==> run Z <==
// ALU_TOP
module ALU_TOP 
#( parameter OP_DATA_WIDTH = 16 ,
             Arith_OUT_WIDTH = OP_DATA_WIDTH + OP_DATA_WIDTH ,            
             Logic_OUT_WIDTH = OP_DATA_WIDTH ,
             Shift_OUT_WIDTH = OP_DATA_WIDTH ,
             CMP_OUT_WIDTH = 3 
)
(
input  wire [OP_DATA_WIDTH-1:0]    A   ,
input  wire [OP_DATA_WIDTH-1:0]    B   ,
input  wire [3:0]                  ALU_FUNC ,
input  wire                        CLK ,
output wire [Arith_OUT_WIDTH-1:0]  Arith_OUT,
output wire                        Carry_OUT,
output wire                        Arith_Flag,
output wire [Logic_OUT_WIDTH-1:0]  Logic_OUT,
output wire                        Logic_Flag,
output wire [Shift_OUT_WIDTH-1:0]  Shift_OUT,
output wire                        Shift_Flag,
output wire [CMP_OUT_WIDTH-1:0]    CMP_OUT,
output wire                        CMP_Flag
);
wire                  CMP_enable ;
wire                  Shift_enable ;
wire                  Logic_enable ;
wire                  Arith_enable ;
Decoder U0 (
.IN(ALU_FUNC[3:2]),
.OUT({Shift_enable,CMP_enable,Logic_enable,Arith_enable})
);
ARITHMETIC_UNIT # ( .IN_DATA_WIDTH(OP_DATA_WIDTH), .OUT_DATA_WIDTH(Arith_OUT_WIDTH)) U0_ARITHMETIC_UNIT (
.A(A),
.B(B),
.ALU_FUNC(ALU_FUNC[1:0]),
.CLK(CLK),
.Arith_enable(Arith_enable),
.Arith_OUT(Arith_OUT),
.Carry_OUT(Carry_OUT),
.Arith_Flag(Arith_Flag)
);
LOGIC_UNIT # ( .IN_DATA_WIDTH(OP_DATA_WIDTH), .OUT_DATA_WIDTH(Logic_OUT_WIDTH)) U0_LOGIC_UNIT (
.A(A),
.B(B),
.ALU_FUNC(ALU_FUNC[1:0]),
.CLK(CLK),
.Logic_enable(Logic_enable),
.Logic_OUT(Logic_OUT),
.Logic_Flag(Logic_Flag)
);
SHIFT_UNIT # ( .IN_DATA_WIDTH(OP_DATA_WIDTH), .OUT_DATA_WIDTH(Shift_OUT_WIDTH)) U0_SHIFT_UNIT (
.A(A),
.B(B),
.ALU_FUNC(ALU_FUNC[1:0]),
.CLK(CLK),
.Shift_enable(Shift_enable),
.Shift_OUT(Shift_OUT),
.Shift_Flag(Shift_Flag)
);
CMP_UNIT # ( .IN_DATA_WIDTH(OP_DATA_WIDTH), .OUT_DATA_WIDTH(CMP_OUT_WIDTH)) U0_CMP_UNIT (
.A(A),
.B(B),
.ALU_FUNC(ALU_FUNC[1:0]),
.CLK(CLK),
.CMP_enable(CMP_enable),
.CMP_OUT(CMP_OUT),
.CMP_Flag(CMP_Flag)
);
endmodule
==> flow/config.mk <==
export PLATFORM = sky130hd
export DESIGN_NAME = ALU_TOP
export DESIGN_NICKNAME = ALU_TOP
export VERILOG_FILES = /design/flow/design.v
export SDC_FILE = /design/flow/constraint.sdc
export NUM_CORES = 4
export LEC_CHECK = 0
export CAP_MARGIN = 5
export CELL_PAD_IN_SITES_DETAIL_PLACEMENT = 1
export CELL_PAD_IN_SITES_GLOBAL_PLACEMENT = 3
export CORE_MARGIN = 7
export CORE_UTILIZATION = 56
export CTS_CLUSTER_DIAMETER = 66
export CTS_CLUSTER_SIZE = 54
export GPL_ROUTABILITY_DRIVEN = 1
export MAX_ROUTING_LAYER = met5
export MIN_ROUTING_LAYER = met1
export PLACE_DENSITY = 0.93
export SETUP_SLACK_MARGIN = 0.1
export SLEW_MARGIN = 20
export TNS_END_PERCENT = 80
==> flow/constraint.sdc <==
create_clock -name core_clock -period 100.0 [get_ports {CLK}]
set_input_delay 20.0000 -clock core_clock [delete_from_list [all_inputs] [get_ports {CLK}]]
set_output_delay 20.0000 -clock core_clock [all_outputs]
set_load 0.01 [all_outputs]
run.sh (not shown) runs the stock make flow with config.mk's settings and CLKGATE_MAP_FILE=.
==> run C (differences from run Z) <==
==> flow/config.mk (replaced) <==
export PLATFORM = sky130hd
export DESIGN_NAME = ALU_TOP
export DESIGN_NICKNAME = ALU_TOP
export VERILOG_FILES = /design/flow/design.v
export SDC_FILE = /design/flow/constraint.sdc
export NUM_CORES = 4
export LEC_CHECK = 0
export CAP_MARGIN = 20
export CELL_PAD_IN_SITES_DETAIL_PLACEMENT = 2
export CORE_MARGIN = 2
export CORE_UTILIZATION = 40
export CTS_CLUSTER_DIAMETER = 129
export SLEW_MARGIN = 20
==> flow/constraint.sdc (replaced) <==
create_clock -name core_clock -period 105.0 [get_ports {CLK}]
set_input_delay 21.0000 -clock core_clock [delete_from_list [all_inputs] [get_ports {CLK}]]
set_output_delay 21.0000 -clock core_clock [all_outputs]
set_load 0.01 [all_outputs]
==> flow_metrics.py <==
# Flow results
metrics = {
    "floorplan": {
        "chip_area_mm2": 0.08713,
        "die_width_um": 295.2,
        "core_util_floorplan_pct": 40.46,
        "rows": 106,
    },
    "outcome": {
        "error_line": "[ERROR DPL-0033] detailed placement checks failed during check placement.",
        "outcome": "aborted with a tool error",
        "stop_stage": "clock tree synthesis",
    },
}
-- figures above: run C

==> flow_metrics.py <==
# Flow results
metrics = {
    "outcome": {
        "outcome": "aborted with a tool error",
        "error_line": "[ERROR GPL-0301] Utilization 124.956 % exceeds 100%.",
        "stop_stage": "global placement without I/O",
    },
    "floorplan": {
        "rows": 90,
        "chip_area_mm2": 0.06765,
        "die_width_um": 260.1,
    },
}
-- figures above: run Z


* * *

==> inputs of job 6138 <==
Starting RTL as in the previous note.
clock: 78.0 ns
lec_check: 0
abc_area: 1
cap_margin: 0
cell_pad_in_sites_detail_placement: 2
cell_pad_in_sites_global_placement: 2
core_margin: 2
core_utilization: 40
cts_cluster_diameter: 159
gpl_routability_driven: 0
gpl_timing_driven: 0
hold_slack_margin: 0.2
max_routing_layer: met4
setup_slack_margin: 5.0
slew_margin: 20
tns_end_percent: 5
==> inputs of job 5488, as changes to job 6138 <==
==> flow/config.mk (replaced) <==
export PLATFORM = sky130hd
export DESIGN_NAME = ALU_TOP
export DESIGN_NICKNAME = ALU_TOP
export VERILOG_FILES = /design/flow/design.v
export SDC_FILE = /design/flow/constraint.sdc
export NUM_CORES = 4
export LEC_CHECK = 0
export CAP_MARGIN = 20
export CORE_MARGIN = 2
export CORE_UTILIZATION = 70
export CTS_CLUSTER_DIAMETER = 348
export CTS_CLUSTER_SIZE = 38
export MAX_ROUTING_LAYER = met4
export MIN_ROUTING_LAYER = met1
export SETUP_SLACK_MARGIN = 0.1
export SLEW_MARGIN = 20
export TNS_END_PERCENT = 5
==> flow/constraint.sdc (replaced) <==
create_clock -name core_clock -period 82.6 [get_ports {CLK}]
set_input_delay 16.5200 -clock core_clock [delete_from_list [all_inputs] [get_ports {CLK}]]
set_output_delay 16.5200 -clock core_clock [all_outputs]
set_load 0.01 [all_outputs]
==> run summary <==
yosys + openroad results -> post-place setup slack -33.91 ns, DP Area roughly 40000 µm², Synth area leaders ha_1, nand2_1, fa_1, register share after synthesis under 10%, yosys simple share 28.19%, yosys aoi share 16.43%, Die X 303.4 µm, Adder Area Share 29.99%, top cells by count nand2_1, inv_1, ha_1, a21oi_1, o21ai_0, Core Region slightly below 90000 µm², status aborted with a tool error, Exit stage 4_1_cts, # Cells Yosys 5677, Err [ERROR DPL-0033] detailed placement checks failed during check placement., Avg Cell Area, Syn ~6.3 µm², Cell Type Count 69, Initial Util 40.45%, post-synthesis cell area roughly 36000 µm², XOR-XNOR Cells, Area Fraction 7.571%, DIE AREA about 92000 µm²
(the above is from job 6138)
==> run summary <==
yosys + openroad results -> yosys aoi share between 20% and 30%, status aborted with a tool error, Adder Area Share 31.74%, top cells by count ha_1, nor2_1, nand2_1, inv_1, a21oi_1, Cell Type Count 129, Err [ERROR DPL-0038] Utilization greater than 100%, impossible to legalize, post-place setup slack -14.36 ns, Core Region between 40000 and 50000 µm², Exit stage 4_1_cts, Initial Util 71.03%, # Cells Yosys approximately 4500
(the above is from job 5488)

* * *

==> inputs of 04-20 <==
==> flow/design.v <==
module Decoder (
input  wire [1:0] IN ,
output reg  [3:0] OUT
);
always @(*)
  begin
  OUT = 4'b0000 ;
    case (IN)
     2'b00 : OUT = 4'b0001 ;
     2'b01 : OUT = 4'b0010 ;          
     2'b10 : OUT = 4'b0100 ;     
     2'b11 : OUT = 4'b1000 ;     
   endcase
 end 
 endmodule
module ARITHMETIC_UNIT 
#( parameter IN_DATA_WIDTH = 16,
             OUT_DATA_WIDTH = 16
)
(
input  wire [IN_DATA_WIDTH-1:0]   A   ,
input  wire [IN_DATA_WIDTH-1:0]   B   ,
input  wire [1:0]                 ALU_FUNC ,
input  wire                       CLK ,
input  wire                       Arith_enable ,
output reg                        Carry_OUT,
output reg [OUT_DATA_WIDTH-1:0]   Arith_OUT,
output reg                        Arith_Flag
);
reg [OUT_DATA_WIDTH-1:0]  Arith_OUT_comb  ;
reg                       Arith_Flag_comb ;
wire                      Carry_OUT_comb  ;
always @ (posedge CLK)
 begin 
   Arith_OUT <= Arith_OUT_comb ;
   Carry_OUT <= Carry_OUT_comb ;
   Arith_Flag <= Arith_Flag_comb ;
	end
always @ (*)
 begin 
    Arith_OUT_comb = 1'b0 ;
    Arith_Flag_comb = 1'b0 ;
	if(Arith_enable)
      case (ALU_FUNC)
      2'b00 : begin
              Arith_OUT_comb = A + B ;
              Arith_Flag_comb = 1'b1 ;              
		      end
      2'b01 : begin
              Arith_OUT_comb = A - B ;
              Arith_Flag_comb = 1'b1 ;           
		      end
      2'b10 : begin
              Arith_OUT_comb = A * B ;
              Arith_Flag_comb = 1'b1 ;           
		      end
      2'b11 : begin
              Arith_OUT_comb = (B == 0) ? {IN_DATA_WIDTH{1'b1}} : A / B ;   
              Arith_Flag_comb = 1'b1 ;           
		      end
      endcase
	else
	 begin
      Arith_OUT_comb = 'b0 ;
      Arith_Flag_comb = 1'b0 ;
     end
 end
assign Carry_OUT_comb = Arith_OUT_comb [IN_DATA_WIDTH] ;
 endmodule
module LOGIC_UNIT 
#( parameter IN_DATA_WIDTH = 16 ,
             OUT_DATA_WIDTH = 16
)
(
input  wire [IN_DATA_WIDTH-1:0]  A   ,
input  wire [IN_DATA_WIDTH-1:0]  B   ,
input  wire [1:0]                ALU_FUNC ,
input  wire                      CLK ,
input  wire                      Logic_enable ,
output reg [OUT_DATA_WIDTH-1:0]  Logic_OUT,
output reg                       Logic_Flag
);
reg [OUT_DATA_WIDTH-1:0]  Logic_OUT_comb  ;
reg                       Logic_Flag_comb ;
always @ (posedge CLK)
 begin 
   Logic_OUT  <= Logic_OUT_comb ;
   Logic_Flag <= Logic_Flag_comb ;
	end
always @ (*)
 begin 
    Logic_OUT_comb = 1'b0 ;
    Logic_Flag_comb = 1'b0 ;
	if(Logic_enable)
      case (ALU_FUNC)
      2'b00 : begin
              Logic_OUT_comb = A & B ;
              Logic_Flag_comb = 1'b1 ;              
		      end
      2'b01 : begin
              Logic_OUT_comb = A | B ;
              Logic_Flag_comb = 1'b1 ;           
		      end
      2'b10 : begin
              Logic_OUT_comb = ~(A & B) ;
              Logic_Flag_comb = 1'b1 ;           
		      end
      2'b11 : begin
              Logic_OUT_comb = ~(A | B) ;
              Logic_Flag_comb = 1'b1 ;           
		      end
      endcase
	else
	 begin
      Logic_OUT_comb = 1'b0 ;
      Logic_Flag_comb = 1'b0 ;
     end
 end
 endmodule
module SHIFT_UNIT 
#( parameter IN_DATA_WIDTH = 16 ,
             OUT_DATA_WIDTH = 16
)
(
input  wire [IN_DATA_WIDTH-1:0]  A   ,
input  wire [IN_DATA_WIDTH-1:0]  B   ,
input  wire [1:0]                ALU_FUNC ,
input  wire                      CLK ,
input  wire                      Shift_enable ,
output reg  [OUT_DATA_WIDTH-1:0] Shift_OUT,
output reg                       Shift_Flag
);
reg [OUT_DATA_WIDTH-1:0]  Shift_OUT_comb  ;
reg                       Shift_Flag_comb ;
always @ (posedge CLK)
 begin 
   Shift_OUT  <= Shift_OUT_comb ;
   Shift_Flag <= Shift_Flag_comb ;
	end
always @ (*)
 begin 
    Shift_OUT_comb = 1'b0 ;
    Shift_Flag_comb = 1'b0 ;
	if(Shift_enable)
      case (ALU_FUNC)
      2'b00 : begin
              Shift_OUT_comb = A >> 1  ;
              Shift_Flag_comb = 1'b1 ;              
		      end
      2'b01 : begin
              Shift_OUT_comb = A << 1 ;
              Shift_Flag_comb = 1'b1 ;           
		      end
      2'b10 : begin
              Shift_OUT_comb = B >> 1 ;
              Shift_Flag_comb = 1'b1 ;           
		      end
      2'b11 : begin
              Shift_OUT_comb = B << 1 ;
              Shift_Flag_comb = 1'b1 ;           
		      end
      endcase
	else
	 begin
      Shift_OUT_comb = 1'b0 ;
      Shift_Flag_comb = 1'b0 ;
     end
 end
 endmodule
module CMP_UNIT 
#( parameter IN_DATA_WIDTH  = 16,
             OUT_DATA_WIDTH = 16
)
(
input  wire [IN_DATA_WIDTH-1:0]   A   ,
input  wire [IN_DATA_WIDTH-1:0]   B   ,
input  wire [1:0]                 ALU_FUNC ,
input  wire                       CLK ,
input  wire                       CMP_enable ,
output reg  [OUT_DATA_WIDTH-1:0]  CMP_OUT ,
output reg                        CMP_Flag
);
reg [OUT_DATA_WIDTH-1:0]  CMP_OUT_comb  ;
reg                       CMP_Flag_comb ;
always @ (posedge CLK)
 begin 
   CMP_OUT  <= CMP_OUT_comb ;
   CMP_Flag <= CMP_Flag_comb ;
	end
always @ (*)
 begin 
    CMP_OUT_comb = 1'b0 ;
    CMP_Flag_comb = 1'b0 ;
	if(CMP_enable)
      case (ALU_FUNC)
      2'b00 : begin
              CMP_OUT_comb = 'b0  ;
              CMP_Flag_comb = 1'b1 ;              
		      end
      2'b01 : begin
              CMP_Flag_comb = 1'b1 ;  
              if (A==B)
                CMP_OUT_comb = 'b1;
              else
                CMP_OUT_comb = 'b0;			  
		      end
      2'b10 : begin
              CMP_Flag_comb = 1'b1 ;  
              if (A>B)
                CMP_OUT_comb = 'b10;
              else
                CMP_OUT_comb = 'b0;			  
		      end
      2'b11 : begin
              CMP_Flag_comb = 1'b1 ; 
              if (A<B)
                CMP_OUT_comb = 'b11;
              else
                CMP_OUT_comb = 'b0;			  
		      end
      endcase
	else
	 begin
      CMP_OUT_comb = 'b0 ;
      CMP_Flag_comb = 1'b0 ;
     end
 end
 endmodule
module ALU_TOP 
#( parameter OP_DATA_WIDTH = 16 ,
             Arith_OUT_WIDTH = OP_DATA_WIDTH + OP_DATA_WIDTH ,            
             Logic_OUT_WIDTH = OP_DATA_WIDTH ,
             Shift_OUT_WIDTH = OP_DATA_WIDTH ,
             CMP_OUT_WIDTH = 3 
)
(
input  wire [OP_DATA_WIDTH-1:0]    A   ,
input  wire [OP_DATA_WIDTH-1:0]    B   ,
input  wire [3:0]                  ALU_FUNC ,
input  wire                        CLK ,
output wire [Arith_OUT_WIDTH-1:0]  Arith_OUT,
output wire                        Carry_OUT,
output wire                        Arith_Flag,
output wire [Logic_OUT_WIDTH-1:0]  Logic_OUT,
output wire                        Logic_Flag,
output wire [Shift_OUT_WIDTH-1:0]  Shift_OUT,
output wire                        Shift_Flag,
output wire [CMP_OUT_WIDTH-1:0]    CMP_OUT,
output wire                        CMP_Flag
);
wire                  CMP_enable ;
wire                  Shift_enable ;
wire                  Logic_enable ;
wire                  Arith_enable ;
Decoder U0 (
.IN(ALU_FUNC[3:2]),
.OUT({Shift_enable,CMP_enable,Logic_enable,Arith_enable})
);
ARITHMETIC_UNIT # ( .IN_DATA_WIDTH(OP_DATA_WIDTH), .OUT_DATA_WIDTH(Arith_OUT_WIDTH)) U0_ARITHMETIC_UNIT (
.A(A),
.B(B),
.ALU_FUNC(ALU_FUNC[1:0]),
.CLK(CLK),
.Arith_enable(Arith_enable),
.Arith_OUT(Arith_OUT),
.Carry_OUT(Carry_OUT),
.Arith_Flag(Arith_Flag)
);
LOGIC_UNIT # ( .IN_DATA_WIDTH(OP_DATA_WIDTH), .OUT_DATA_WIDTH(Logic_OUT_WIDTH)) U0_LOGIC_UNIT (
.A(A),
.B(B),
.ALU_FUNC(ALU_FUNC[1:0]),
.CLK(CLK),
.Logic_enable(Logic_enable),
.Logic_OUT(Logic_OUT),
.Logic_Flag(Logic_Flag)
);
SHIFT_UNIT # ( .IN_DATA_WIDTH(OP_DATA_WIDTH), .OUT_DATA_WIDTH(Shift_OUT_WIDTH)) U0_SHIFT_UNIT (
.A(A),
.B(B),
.ALU_FUNC(ALU_FUNC[1:0]),
.CLK(CLK),
.Shift_enable(Shift_enable),
.Shift_OUT(Shift_OUT),
.Shift_Flag(Shift_Flag)
);
CMP_UNIT # ( .IN_DATA_WIDTH(OP_DATA_WIDTH), .OUT_DATA_WIDTH(CMP_OUT_WIDTH)) U0_CMP_UNIT (
.A(A),
.B(B),
.ALU_FUNC(ALU_FUNC[1:0]),
.CLK(CLK),
.CMP_enable(CMP_enable),
.CMP_OUT(CMP_OUT),
.CMP_Flag(CMP_Flag)
);
endmodule
==> flow/run.sh <==
#!/bin/bash
# the make line also repeats each setting of config.mk as NAME=value (left out here)
make -C /OpenROAD-flow-scripts/flow DESIGN_CONFIG=/design/flow/config.mk WORK_HOME=/design/flow/orfs CLKGATE_MAP_FILE= finish
==> flow/config.mk <==
export PLATFORM = sky130hd
export DESIGN_NAME = ALU_TOP
export DESIGN_NICKNAME = ALU_TOP
export VERILOG_FILES = /design/flow/design.v
export SDC_FILE = /design/flow/constraint.sdc
export NUM_CORES = 4
export LEC_CHECK = 0
export ABC_AREA = 1
export CAP_MARGIN = 0
export CORE_MARGIN = 2
export CORE_UTILIZATION = 70
export CTS_CLUSTER_DIAMETER = 239
export CTS_CLUSTER_SIZE = 38
export HOLD_SLACK_MARGIN = -0.02
export MAX_ROUTING_LAYER = met4
export MIN_ROUTING_LAYER = met1
export SETUP_SLACK_MARGIN = 0.1
export SLEW_MARGIN = 20
export TNS_END_PERCENT = 80
==> flow/constraint.sdc <==
create_clock -name core_clock -period 84.4 [get_ports {CLK}]
set_input_delay 16.8800 -clock core_clock [delete_from_list [all_inputs] [get_ports {CLK}]]
set_output_delay 16.8800 -clock core_clock [all_outputs]
set_load 0.01 [all_outputs]
==> 10-06 (differences from 04-20) <==
==> flow/config.mk (replaced) <==
export PLATFORM = sky130hd
export DESIGN_NAME = ALU_TOP
export DESIGN_NICKNAME = ALU_TOP
export VERILOG_FILES = /design/flow/design.v
export SDC_FILE = /design/flow/constraint.sdc
export NUM_CORES = 4
export LEC_CHECK = 0
export ABC_AREA = 1
export CAP_MARGIN = 20
export CORE_MARGIN = 2
export CORE_UTILIZATION = 72
export CTS_CLUSTER_DIAMETER = 247
export CTS_CLUSTER_SIZE = 99
export PLACE_DENSITY = 0.39
export SLEW_MARGIN = 20
==> flow/constraint.sdc (replaced) <==
create_clock -name core_clock -period 97.8 [get_ports {CLK}]
set_input_delay 19.5600 -clock core_clock [delete_from_list [all_inputs] [get_ports {CLK}]]
set_output_delay 19.5600 -clock core_clock [all_outputs]
set_load 0.01 [all_outputs]
==> 04-07 (differences from 04-20) <==
==> flow/config.mk (replaced) <==
export PLATFORM = sky130hd
export DESIGN_NAME = ALU_TOP
export DESIGN_NICKNAME = ALU_TOP
export VERILOG_FILES = /design/flow/design.v
export SDC_FILE = /design/flow/constraint.sdc
export NUM_CORES = 4
export LEC_CHECK = 0
export CAP_MARGIN = 20
export CORE_MARGIN = 2
export CORE_UTILIZATION = 67
export CTS_CLUSTER_DIAMETER = 354
export CTS_CLUSTER_SIZE = 32
export MAX_ROUTING_LAYER = met4
export SLEW_MARGIN = 20
==> flow/constraint.sdc (replaced) <==
create_clock -name core_clock -period 95.1 [get_ports {CLK}]
set_input_delay 19.0200 -clock core_clock [delete_from_list [all_inputs] [get_ports {CLK}]]
set_output_delay 19.0200 -clock core_clock [all_outputs]
set_load 0.01 [all_outputs]
==> 09-12 (differences from 04-20) <==
==> flow/config.mk (replaced) <==
export PLATFORM = sky130hd
export DESIGN_NAME = ALU_TOP
export DESIGN_NICKNAME = ALU_TOP
export VERILOG_FILES = /design/flow/design.v
export SDC_FILE = /design/flow/constraint.sdc
export NUM_CORES = 4
export LEC_CHECK = 0
export ABC_AREA = 1
export CAP_MARGIN = 35
export CORE_MARGIN = 2
export CORE_UTILIZATION = 40
export CTS_CLUSTER_DIAMETER = 288
export GPL_TIMING_DRIVEN = 0
export HOLD_SLACK_MARGIN = 0.2
export SLEW_MARGIN = 20
==> flow/constraint.sdc (replaced) <==
create_clock -name core_clock -period 105.0 [get_ports {CLK}]
set_input_delay 21.0000 -clock core_clock [delete_from_list [all_inputs] [get_ports {CLK}]]
set_output_delay 21.0000 -clock core_clock [all_outputs]
set_load 0.01 [all_outputs]
==> summary of the runs <==
- 10-06 went through all stages and came out clean. 04-07 ran to the end with violations: setup timing. 09-12 produced a clean layout. 04-20 failed in clock tree synthesis on DPL-0038.
- Against 10-06, the global-route usage of 09-12 is lower by 19 points.
- Core utilization: 10-06 is higher than 04-07 (2.4 points).
- Final cell count: 09-12 > 10-06 > 04-07.
- Non-clock buffer count: 10-06 < 09-12 < 04-07.
- Die size: 09-12 > 04-20 > 04-07 > 10-06.
- Between 04-07 and 09-12, the lower area after synthesis is in 04-07 (gap 5.4%, measured against 09-12).
- The lowest worst setup slack belongs to 04-07, the highest to 09-12.
- The lowest critical path depth belongs to 04-07, the highest to 09-12.
- In clock-buffer cell count, 09-12 and 04-07 do not differ.
- The highest sequential share of layout area belongs to 04-07, the lowest to 09-12.
==> figures <==
|  | 09-12 | 10-06 | 04-20 | 04-07 |
|---|---|---|---|---|
| Via density per instance | 5.14 | 6.01 | - | 6.58 |
| Simple share | 28.2% | 28.2% | 28.2% | 22.4% |
| Mean routed wirelength per cell | 16.2 um | 18.2 um | - | 21.3 um |
| Total setup buffers inserted after CTS | 81 | 20 | - | 55 |
| TNS Setup | 0 ns | 0 ns | - | -1.41 ns |
| Final-layout non-clock buffer area share | 10.9% | 9.47% | - | 11.4% |
| Wire length on met2 | 52.8 mm | 53.0 mm | - | 54.0 mm |
| Initial antenna violation count | 6 | 2 | - | 1 |
| M1 WL | 54.2 mm | 44.5 mm | - | 47.0 mm |
| CP Depth | 673 | 628 | - | 412 |
| CP startpoint kind | input port | input port | - | input port |
| Slowest-stage cell, CP | sky130_fd_sc_hd__ha_1 | sky130_fd_sc_hd__clkdlybuf4s50_1 | - | sky130_fd_sc_hd__a2111oi_0 |
| Proportion of synthesized chip area in sequential cells | 3.91% | 3.91% | 3.91% | 4.13% |
| Tally of clock buffers in the finished layout | 9 | 9 | - | 9 |
| Inverters, non-clock | 1094 | 1102 | - | 359 |
| Result of the run | finished clean | finished clean | stopped before the end | finished with violations |
| Failing step | - | - | clock tree synthesis | - |
| Layout check failures | - | - | - | setup timing |
| Number of sequential cells in the layout | 70 | 70 | - | 70 |
| Layout buffer count excluding clock buffers | 554 | 477 | - | 579 |
| Launch point of the worst hold path | B[0] | ALU_FUNC[3] | - | ALU_FUNC[1] |
